==> trial 48 <==
## cpu
module cpu(
	input clk,
	input reset,
	input logic [15:0] i_mem_rddata,
	input logic i_mem_wait,  
	input logic i_mem_rddatavalid,  
	output logic [15:0] o_mem_wrdata,
	output logic [15:0] o_mem_addr,
	output logic o_mem_rd,
	output logic o_mem_wr
);
clock: 2.13 ns
lec_check: 0
abc_area: 1
cap_margin: 0
core_aspect_ratio: 1.33
core_margin: 2
core_utilization: 72
cts_cluster_diameter: 318
cts_cluster_size: 96
hold_slack_margin: -0.07
place_density: 0.38
slew_margin: 20
tns_end_percent: 10
run.sh (not shown) runs the stock make flow with config.mk's settings and CLKGATE_MAP_FILE=.
==> inputs of build 47, as changes to trial 48 <==
- ABC_AREA: 1 -> default
- CAP_MARGIN: 0 -> 20
- CORE_ASPECT_RATIO: 1.33 -> default
- CORE_UTILIZATION: 72 -> 40
- CTS_CLUSTER_DIAMETER: 318 -> default
- CTS_CLUSTER_SIZE: 96 -> default
- HOLD_SLACK_MARGIN: -0.07 -> default
- PLACE_DENSITY: 0.38 -> default
- TNS_END_PERCENT: 10 -> default
==> flow/constraint.sdc (replaced) <==
create_clock -name core_clock -period 4.8 [get_ports {clk}]
set_input_delay 0.9600 -clock core_clock [delete_from_list [all_inputs] [get_ports {clk}]]
set_output_delay 0.9600 -clock core_clock [all_outputs]
set_load 0.01 [all_outputs]
==> inputs of build 86, as changes to trial 48 <==
- CAP_MARGIN: 0 -> 20
- CORE_ASPECT_RATIO: 1.33 -> default
- CORE_UTILIZATION: 72 -> 52
- CTS_CLUSTER_DIAMETER: 318 -> default
- CTS_CLUSTER_SIZE: 96 -> default
- HOLD_SLACK_MARGIN: -0.07 -> default
- PLACE_DENSITY: 0.38 -> default
- TNS_END_PERCENT: 10 -> default
==> flow/constraint.sdc (replaced) <==
create_clock -name core_clock -period 2.63 [get_ports {clk}]
set_input_delay 0.5260 -clock core_clock [delete_from_list [all_inputs] [get_ports {clk}]]
set_output_delay 0.5260 -clock core_clock [all_outputs]
set_load 0.01 [all_outputs]
==> qor summary <==
Status: build 47 timing/DRC/antenna clean; build 86 complete, but fails checks; trial 48 did not finish
Stage where the flow stopped: build 47 -; build 86 -; trial 48 global routing (5_1_grt)
Layout check failures: build 47 -; build 86 setup timing; trial 48 -
Highest routed metal layer: build 47 met5; build 86 met4; trial 48 -
Required arrival time at the worst endpoint: build 47 5.07 ns; build 86 2.92 ns; trial 48 -
Fin crit period: build 47 4.65 ns; build 86 3.94 ns; trial 48 -
DP Wirelength: build 47 29400 µm; build 86 31100 µm; trial 48 33200 µm
Post-Route M1 WL: build 47 18700 µm; build 86 17800 µm; trial 48 -
Std-Cell Rows: build 47 66; build 86 57; trial 48 56
Count of clock buffers in the final design: build 47 37; build 86 37; trial 48 -
Final worst hold slack: build 47 0.484 ns; build 86 0.294 ns; trial 48 -
Max VDD drop: build 47 0.388 mV; build 86 1.18 mV; trial 48 -
Critical path fanouts, max: build 47 7; build 86 4; trial 48 -
Final design area excluding fillers: build 47 15600 µm²; build 86 16800 µm²; trial 48 -
Total of max-cap violations: build 47 0; build 86 0; trial 48 -
Total number of multi-input combinational cells: build 47 1031; build 86 1032; trial 48 -
Power density relative to cell area: build 47 727 nW/µm²; build 86 1430 nW/µm²; trial 48 -
# DRC: build 47 0; build 86 0; trial 48 -

---

==> xenon: inputs <==
Starting RTL as in the previous note.
make LEC_CHECK=0 ABC_AREA=1 CAP_MARGIN=20 CORE_ASPECT_RATIO=0.89 CORE_MARGIN=2 CORE_UTILIZATION=72 CTS_CLUSTER_DIAMETER=373 CTS_CLUSTER_SIZE=24 HOLD_SLACK_MARGIN=-0.05 PLACE_DENSITY=0.37 SETUP_SLACK_MARGIN=0.67 SLEW_MARGIN=20 finish   # period 2.66 ns
==> maple (differences from xenon) <==
==> flow/config.mk (replaced) <==
export PLATFORM = sky130hd
export DESIGN_NAME = cpu
export DESIGN_NICKNAME = cpu
export VERILOG_FILES = /design/flow/design.v
export SDC_FILE = /design/flow/constraint.sdc
export NUM_CORES = 4
export LEC_CHECK = 0
export CAP_MARGIN = 20
export CORE_MARGIN = 2
export CORE_UTILIZATION = 66
export SLEW_MARGIN = 20
==> flow/constraint.sdc (replaced) <==
create_clock -name core_clock -period 3.96 [get_ports {clk}]
set_input_delay 0.7920 -clock core_clock [delete_from_list [all_inputs] [get_ports {clk}]]
set_output_delay 0.7920 -clock core_clock [all_outputs]
set_load 0.01 [all_outputs]
==> willow (differences from xenon) <==
==> flow/config.mk (replaced) <==
export PLATFORM = sky130hd
export DESIGN_NAME = cpu
export DESIGN_NICKNAME = cpu
export VERILOG_FILES = /design/flow/design.v
export SDC_FILE = /design/flow/constraint.sdc
export NUM_CORES = 4
export LEC_CHECK = 0
export ABC_AREA = 1
export CAP_MARGIN = 20
export CORE_MARGIN = 2
export CORE_UTILIZATION = 40
export CTS_CLUSTER_DIAMETER = 354
export HOLD_SLACK_MARGIN = -0.08
export SLEW_MARGIN = 20
==> flow/constraint.sdc (replaced) <==
create_clock -name core_clock -period 4.8 [get_ports {clk}]
set_input_delay 0.9600 -clock core_clock [delete_from_list [all_inputs] [get_ports {clk}]]
set_output_delay 0.9600 -clock core_clock [all_outputs]
set_load 0.01 [all_outputs]
==> onyx (differences from xenon) <==
==> flow/config.mk (replaced) <==
export PLATFORM = sky130hd
export DESIGN_NAME = cpu
export DESIGN_NICKNAME = cpu
export VERILOG_FILES = /design/flow/design.v
export SDC_FILE = /design/flow/constraint.sdc
export NUM_CORES = 4
export LEC_CHECK = 0
export ABC_AREA = 1
export CAP_MARGIN = 20
export CORE_MARGIN = 2
export CORE_UTILIZATION = 62
export SLEW_MARGIN = 20
==> flow/constraint.sdc (replaced) <==
create_clock -name core_clock -period 2.13 [get_ports {clk}]
set_input_delay 0.4260 -clock core_clock [delete_from_list [all_inputs] [get_ports {clk}]]
set_output_delay 0.4260 -clock core_clock [all_outputs]
set_load 0.01 [all_outputs]
==> out/qor.csv <==
metric,value,unit
die_height,131,um
cts_inserted_buffers,14,
syn_avg_cell_area,8.27,um2
most_common_cell,nand2_1,
syn_inst,1568,
status,aborted with a tool error,
die_x,146,um
hpwl,31200,um
gr-total-overflow,115,
gp_congestion,1.02,
haltStage,5_1_grt,
grtUsageTotal,83.9,%
tool.error,[ERROR GRT-0232] Routing congestion too high. Check the congestion heatmap in the GUI.,
top_cell_area_share,28.2,%
syn_area,0.0130,mm2
die_area,0.0191,mm2
fp_util,73.2,%
post_cts_buffers,38,
[end of results for xenon]
==> out/qor.csv <==
metric,value,unit
most_common_cell,nand2_1,
die_area,0.0339,mm2
cts_inserted_buffers,26,
grtUsageTotal,25.0,%
signal_buffers,83,
status,"complete, no violations",
grt_max_degree,107,
post_cts_buffers,0,
seqCellArea,0.00656,mm2
syn_inst,1568,
hpwl,30000,um
top_cell_area_share,28.2,%
die_height,184,um
die_x,184,um
[end of results for willow]
==> out/qor.csv <==
metric,value,unit
worst_slack,-0.537,ns
syn_avg_cell_area,9.47,um2
most_common_cell,nor2_1,
syn_inst,1398,
gr-total-overflow,0,
hpwl,28200,um
setup_viol,21,
cts_inserted_buffers,26,
post_cts_buffers,11,
status,finished with violations,
syn_area,0.0132,mm2
die_area,0.0212,mm2
die_height,146,um
violations,negative setup slack,
grtUsageTotal,39.2,%
[end of results for maple]
==> out/qor.csv <==
metric,value,unit
syn_inst,1568,
status,finished with violations,
syn_area,0.0130,mm2
die_area,0.0221,mm2
post_cts_buffers,26,
die_height,149,um
top_cell_area_share,28.2,%
fp_util,63.7,%
syn_avg_cell_area,8.27,um2
violations,negative setup slack,
grtUsageTotal,41.3,%
setup_viol,88,
most_common_cell,nand2_1,
gr-total-overflow,0,
gp_congestion,0.989,
worst_slack,-1.92,ns
[end of results for onyx]

---

==> job 4361: inputs <==
Starting RTL as in the previous note.
==> flow/design.v (excerpt) <==
module cpu(
	input clk,
	input reset,
	input logic [15:0] i_mem_rddata,
	input logic i_mem_wait,  
	input logic i_mem_rddatavalid,  
	output logic [15:0] o_mem_wrdata,
	output logic [15:0] o_mem_addr,
	output logic o_mem_rd,
	output logic o_mem_wr
);
clock: 5.3 ns
lec_check: 0
cap_margin: 20
cell_pad_in_sites_detail_placement: 2
core_aspect_ratio: 0.73
core_margin: 10
core_utilization: 53
cts_cluster_diameter: 358
cts_cluster_size: 25
gpl_timing_driven: 0
max_routing_layer: met4
place_density_lb_addon: 0.23
slew_margin: 15
==> job 3679: changes against job 4361 <==
==> flow/config.mk (replaced) <==
export PLATFORM = sky130hd
export DESIGN_NAME = cpu
export DESIGN_NICKNAME = cpu
export VERILOG_FILES = /design/flow/design.v
export SDC_FILE = /design/flow/constraint.sdc
export NUM_CORES = 4
export LEC_CHECK = 0
export ABC_AREA = 1
export CAP_MARGIN = 20
export CORE_MARGIN = 2
export CORE_UTILIZATION = 72
export SLEW_MARGIN = 20
==> flow/constraint.sdc (replaced) <==
create_clock -name core_clock -period 4.19 [get_ports {clk}]
set_input_delay 0.8380 -clock core_clock [delete_from_list [all_inputs] [get_ports {clk}]]
set_output_delay 0.8380 -clock core_clock [all_outputs]
set_load 0.01 [all_outputs]
==> job 6430: changes against job 4361 <==
==> flow/config.mk (replaced) <==
export PLATFORM = sky130hd
export DESIGN_NAME = cpu
export DESIGN_NICKNAME = cpu
export VERILOG_FILES = /design/flow/design.v
export SDC_FILE = /design/flow/constraint.sdc
export NUM_CORES = 4
export LEC_CHECK = 0
export ABC_AREA = 1
export CAP_MARGIN = 20
export CORE_ASPECT_RATIO = 0.89
export CORE_MARGIN = 2
export CORE_UTILIZATION = 72
export CTS_CLUSTER_DIAMETER = 248
export CTS_CLUSTER_SIZE = 24
export PLACE_DENSITY = 0.37
export SETUP_SLACK_MARGIN = 0.67
export SLEW_MARGIN = 20
==> flow/constraint.sdc (replaced) <==
create_clock -name core_clock -period 3.95 [get_ports {clk}]
set_input_delay 0.7900 -clock core_clock [delete_from_list [all_inputs] [get_ports {clk}]]
set_output_delay 0.7900 -clock core_clock [all_outputs]
set_load 0.01 [all_outputs]
==> job 5797: changes against job 4361 <==
==> flow/config.mk (replaced) <==
export PLATFORM = sky130hd
export DESIGN_NAME = cpu
export DESIGN_NICKNAME = cpu
export VERILOG_FILES = /design/flow/design.v
export SDC_FILE = /design/flow/constraint.sdc
export NUM_CORES = 4
export LEC_CHECK = 0
export CAP_MARGIN = 20
export CORE_MARGIN = 2
export CORE_UTILIZATION = 40
export CTS_CLUSTER_SIZE = 29
export GPL_TIMING_DRIVEN = 0
export HOLD_SLACK_MARGIN = 0.17
export MAX_ROUTING_LAYER = met5
export PLACE_DENSITY_LB_ADDON = 0.29
export SLEW_MARGIN = 20
==> flow/constraint.sdc (replaced) <==
create_clock -name core_clock -period 4.8 [get_ports {clk}]
set_input_delay 0.9600 -clock core_clock [delete_from_list [all_inputs] [get_ports {clk}]]
set_output_delay 0.9600 -clock core_clock [all_outputs]
set_load 0.01 [all_outputs]
==> notes.md <==
Implementation numbers.

- Per the synthesis report, the AND-OR/OR-AND share of the synthesized area is 0.188.
- The core box area is 32500 µm².
- The slack of the critical path is -41.2 ps.
- The final count of negative-setup-slack endpoints is 1.
- In this run the full chip footprint comes out at 34600 µm².
- The run finished, with violations left.
- The reasons given for failing layout checks are setup timing.
- The synthesis report lists the most area-consuming cells as dfrtp_1 28%, edfxtp_1 22%, a21oi_1 5.7%, nor2_1 5.5%, o21ai_0 4.5%.
- Of the post-synthesis cell area, the dominant cell type holds 0.276.
- The most common cell in the synthesized netlist is nor2_1.
- The parity-gate share of the synthesized area counting xor and xnor cells is 0.0145.
- Of the total synthesized cell area, the portion taken by full adders, half adders and majority gates is 0.0174.
- For this run, the chip area from Yosys synthesis comes to 13200 µm².
[end of results for job 5797]
==> notes.md <==
Implementation numbers.

- Sorting the synthesized cells by area gives the leading types as dfrtp_1 28%, edfxtp_1 22%, nand2_1 11%, inv_1 6.3%, o21ai_0 5.6%.
- The core box area is 17800 µm².
- The post-synthesis share of cell area spent on and-or and or-and gates is 0.167.
- In this run, the synthesized area fraction spent on adder and majority cells is recorded as 0.0170.
- The run finished, with violations left.
- The post-synth area from yosys stat is 13000 µm².
- The fraction of post-synthesis cell area in the top cell type by area is 0.282.
- In the post-route analysis, the smallest setup slack over all paths is -150 ps.
- The report lists the violated layout checks as setup timing.
- In the final report, the number of endpoints failing setup comes to 5.
[end of results for job 3679]
==> notes.md <==
Physical implementation.

- Of the total synthesized cell area, the portion taken by XOR and XNOR cells is 0.0145.
- The stage at which the flow ended is 3_5_place_dp.
- Of the post-synthesis cell area, the dominant cell type holds 0.276.
- The tool reported: "[ERROR DPL-0033] detailed placement checks failed during check placement".
- Post-synthesis, Yosys gives the total cell area as 13200 µm².
- After synthesis, the cell types taking the most area are dfrtp_1 28%, edfxtp_1 22%, a21oi_1 5.7%, nor2_1 5.5%, o21ai_0 4.5%.
- The cell-mix breakdown from Yosys lists the compound-gate area share as 0.188.
- Of the total synthesized cell area, the portion taken by full adders, half adders and majority gates is 0.0174.
- The core box area is 24600 µm².
- By instance count, the leading cell after synthesis is nor2_1.
- The run stopped with a tool error.
[end of results for job 4361]
==> notes.md <==
Implementation numbers.

- The flow ran to the end, but the layout failed its checks.
- The final timing report counts setup violations totalling 9.
- The cell-mix breakdown from Yosys lists the adder-cell area share as 0.0170.
- The synthesis report lists the most area-consuming cells as dfrtp_1 28%, edfxtp_1 22%, nand2_1 11%, inv_1 6.3%, o21ai_0 5.6%.
- The most frequently used library cell after synthesis is nand2_1.
- The parity-gate share of the synthesized area counting xor and xnor cells is 0.0135.
- The post-synth area from yosys stat is 13000 µm².
- The post-synthesis share of cell area spent on and-or and or-and gates is 0.167.
- The reasons given for failing layout checks are setup timing.
- After layout, the worst setup slack is -174 ps.
- The area enclosed by the die boundary is 19100 µm².
[end of results for job 6430]
Power is estimated from default activity; no workload was simulated.
